== garnet ==
==> flow/design.v <==
		`timescale 1ns / 1ps
module lab4_2( 
              input wire      mode,
              input wire[2:0] opCode,
              input wire[3:0] value,
              input clk,
              input reset,
              output reg[9:0] result,
              output reg cacheFull,
              output reg invalidOp,
              output reg overflow);
	reg [2:0] opcode_array[0:31];
	reg [3:0] value_array[0:31];
	integer i;
	reg [10:0] counter;
	reg [10:0] counter2;
	reg [20:0] p0;
	reg [20:0] p1;
	reg [10:0] temp_for_p0_p1_change;	
	reg temp_for_bit_change;
	reg [6:0] PC;
	reg [6:0] begin_PC;
	reg flag;
    always @(posedge clk or posedge reset) begin 
		if(reset) begin
			for(i=0;i<32;i=i+1)begin
				opcode_array[i] = 0;
				value_array[i] = 0;
			end
		   invalidOp = 0;  
			cacheFull = 0;
			overflow = 0;
		   counter = 0;	  
		   counter2= 0;	  
		   p0 = 0;	  
		   p1 = 0;  
		   PC = 0;
		   flag = 0;
		   begin_PC = 0;
		   result = 0;
		end else begin
			if(mode == 1) begin 
				temp_for_p0_p1_change = p0;
			   if(opcode_array[PC] == 0) begin		  
					p0 = p0 + value_array[PC]; 			  
			   end
			   if(opcode_array[PC] == 1) begin
					p0 = p0 + p1 + value_array[PC];				  
			   end
			   if(opcode_array[PC] == 2) begin
					p0 = p0 * p1 + value_array[PC];					
			   end
			   if(opcode_array[PC] == 4) begin 
					counter2 = 0;
					for(i=0;i<10;i=i+1) begin			
						if(p0[i] == 1) counter2 = counter2 + 1; 						
					end			
					p0 = counter2;	  
			   end
			   if(opcode_array[PC] == 5) begin
					for(i=0;i<5;i=i+1) begin
						temp_for_bit_change = p0[i];			
						p0[i] = p0[9-i];			
						p0[9-i] = temp_for_bit_change;
					end
			   end
			   if(opcode_array[PC] == 6) begin					
					begin_PC = value_array[PC];
			   end
			   flag = 0;
			   for(i=10;i<21;i=i+1)begin				  
					if (p0[i] == 1) flag = 1;
					p0[i] = 0;
			   end
				if(flag == 0) begin		
					overflow = 0;	
				end	
				else begin	
					overflow = 1;	
				end
				PC = PC + 1;
				if(PC >= counter) begin  
					PC = begin_PC;			  
				end
				p1 = temp_for_p0_p1_change; 
				result = p0;
			end else begin 
				if(opCode == 3 || opCode == 7)begin	
					invalidOp = 1;	
				end else begin			
					invalidOp = 0;	
					if(counter > 31) begin		
						cacheFull = 1;		
					end else begin	
						opcode_array[counter] = opCode;	
						value_array[counter] = value;	
						counter = counter + 1;
					end
				end
			end
		end 		
    end
endmodule
export LEC_CHECK = 0
export ABC_AREA = 1
export CAP_MARGIN = 20
export CELL_PAD_IN_SITES_GLOBAL_PLACEMENT = 1
export CORE_MARGIN = 10
export CORE_UTILIZATION = 19
export CTS_CLUSTER_SIZE = 17
export GPL_ROUTABILITY_DRIVEN = 0
export GPL_TIMING_DRIVEN = 0
export HOLD_SLACK_MARGIN = 0.14
export MAX_ROUTING_LAYER = met4
export MIN_ROUTING_LAYER = met2
export PLACE_DENSITY = 0.54
export SETUP_SLACK_MARGIN = 3.74
export SLEW_MARGIN = 5
create_clock -name core_clock -period 13.4 [get_ports {clk}]
run.sh (not shown) runs the stock make flow with config.mk's settings and CLKGATE_MAP_FILE=.
--- input diff garnet..umber ---
Settings: a deleted GPL_TIMING_DRIVEN that had been 0; a deleted CELL_PAD_IN_SITES_GLOBAL_PLACEMENT that had been 1; a deleted PLACE_DENSITY that had been 0.54; a change of CORE_UTILIZATION from 19 to 40; a deleted CTS_CLUSTER_SIZE that had been 17; an added PLACE_DENSITY_LB_ADDON of 0.17; a deleted ABC_AREA that had been 1; a change of CORE_MARGIN from 10 to 2; a deleted HOLD_SLACK_MARGIN that had been 0.14; a change of SLEW_MARGIN from 5 to 20; a deleted SETUP_SLACK_MARGIN that had been 3.74; a deleted GPL_ROUTABILITY_DRIVEN that had been 0; a change of the clock period (ns, I/O delays scaled along) from 13.4 to 12.5.
In umber the multi-input gate share of total cell area turned out 5.3 points higher than in garnet.
umber vs garnet — number of non-clock inverters in the layout dropped by more than a quarter
Initial antenna violation count: umber vs garnet up 3
What garnet reported for final wirelength has to be multiplied by 0.916 to get the figure for umber.
Delta (umber minus garnet): number of buffers inserted by post-CTS setup repair moved down, global-route wire length before repair went down, number of iterations in the first detailed-routing pass shows an increase of 1.
Inputs modified between umber and ember:
Settings: MIN_ROUTING_LAYER removed (was met2); PLACE_DENSITY_LB_ADDON removed (was 0.17); ABC_AREA newly set to 1; MAX_ROUTING_LAYER removed (was met4); PLACE_DENSITY newly set to 0.36; CORE_UTILIZATION changed from 40 to 72; SETUP_SLACK_MARGIN newly set to 1.89; TNS_END_PERCENT newly set to 5; the clock period (ns, I/O delays scaled along) changed from 12.5 to 10.5.
--- outcome ---
Status for ember and umber: clean finish in umber only
Run comparison: ember termination of the worst setup path p0[8]; umber termination of the worst setup path p0[4]
ember against umber: combinational gate area lost about 4%, routed wire length lost about 9%, chip width lost 58 um, maximum clock frequency picked up an extra 12%.
--- input diff ember..pepper ---
Settings: ABC_AREA no longer set, was 1; CAP_MARGIN now 30, was 20; CORE_UTILIZATION now 40, was 72; PLACE_DENSITY no longer set, was 0.36; GPL_TIMING_DRIVEN now 0, previously not set; SETUP_SLACK_MARGIN no longer set, was 1.89; TNS_END_PERCENT no longer set, was 5; SLEW_MARGIN now 40, was 20; the clock period (ns, I/O delays scaled along) now 7.44, was 10.5.
Notes after the runs:
Summary of pepper over ember: number of tapcells went up 98%; final HPWL from detailed placement +about 11%; number of clock sinks now sits at about the same level; clock period minus worst slack grew by 1.73 ns. First-pass GRT wire length delta (pepper − ember): unfavourable. ember has a higher synthesized instance count than pepper. Run comparison: pepper prevailing logic family in the synthesized netlist adder cells; ember prevailing logic family in the synthesized netlist simple AND/OR/NAND/NOR gates. Diff ember -> pepper: number of cell rows rose about 37%; area of the synthesized netlist per yosys stat +2.0%. pepper: complete, dirty (setup timing).
For delta, these inputs were changed with respect to pepper:
Settings: CORE_UTILIZATION: 40 -> 72; ABC_AREA: unset -> 1; SETUP_SLACK_MARGIN: unset -> 2.23; CAP_MARGIN: 30 -> 20; PLACE_DENSITY_LB_ADDON: unset -> 0.2; GPL_TIMING_DRIVEN: 0 -> unset; SLEW_MARGIN: 40 -> 20; TNS_END_PERCENT: unset -> 5; the clock period (ns, I/O delays scaled along): 7.44 -> 7.47.
- delta ran in full, but the layout does not pass; the checks complain about setup timing.
- Between delta and pepper, the difference in fraction of area in registers is negligible.
- Looking at end of the critical path, the p0[4] result is from pepper; the p0[7] one comes from delta.
- Total via count after detailed routing: delta > pepper
- Re clock tree buffer count of the final layout: delta and pepper aren't equal, and the lower value belongs to delta.
- Sort delta and pepper by buffer share of cell area, ascending, and pepper comes first.
- delta vs. pepper: met1 layer usage reported by global route went up 20 points, minimum setup slack in the final design went up 0.77 ns.
- Total detailed-routing wirelength: delta higher than pepper
- Fraction of the mapped netlist area in compound gates, delta and pepper: larger value in pepper
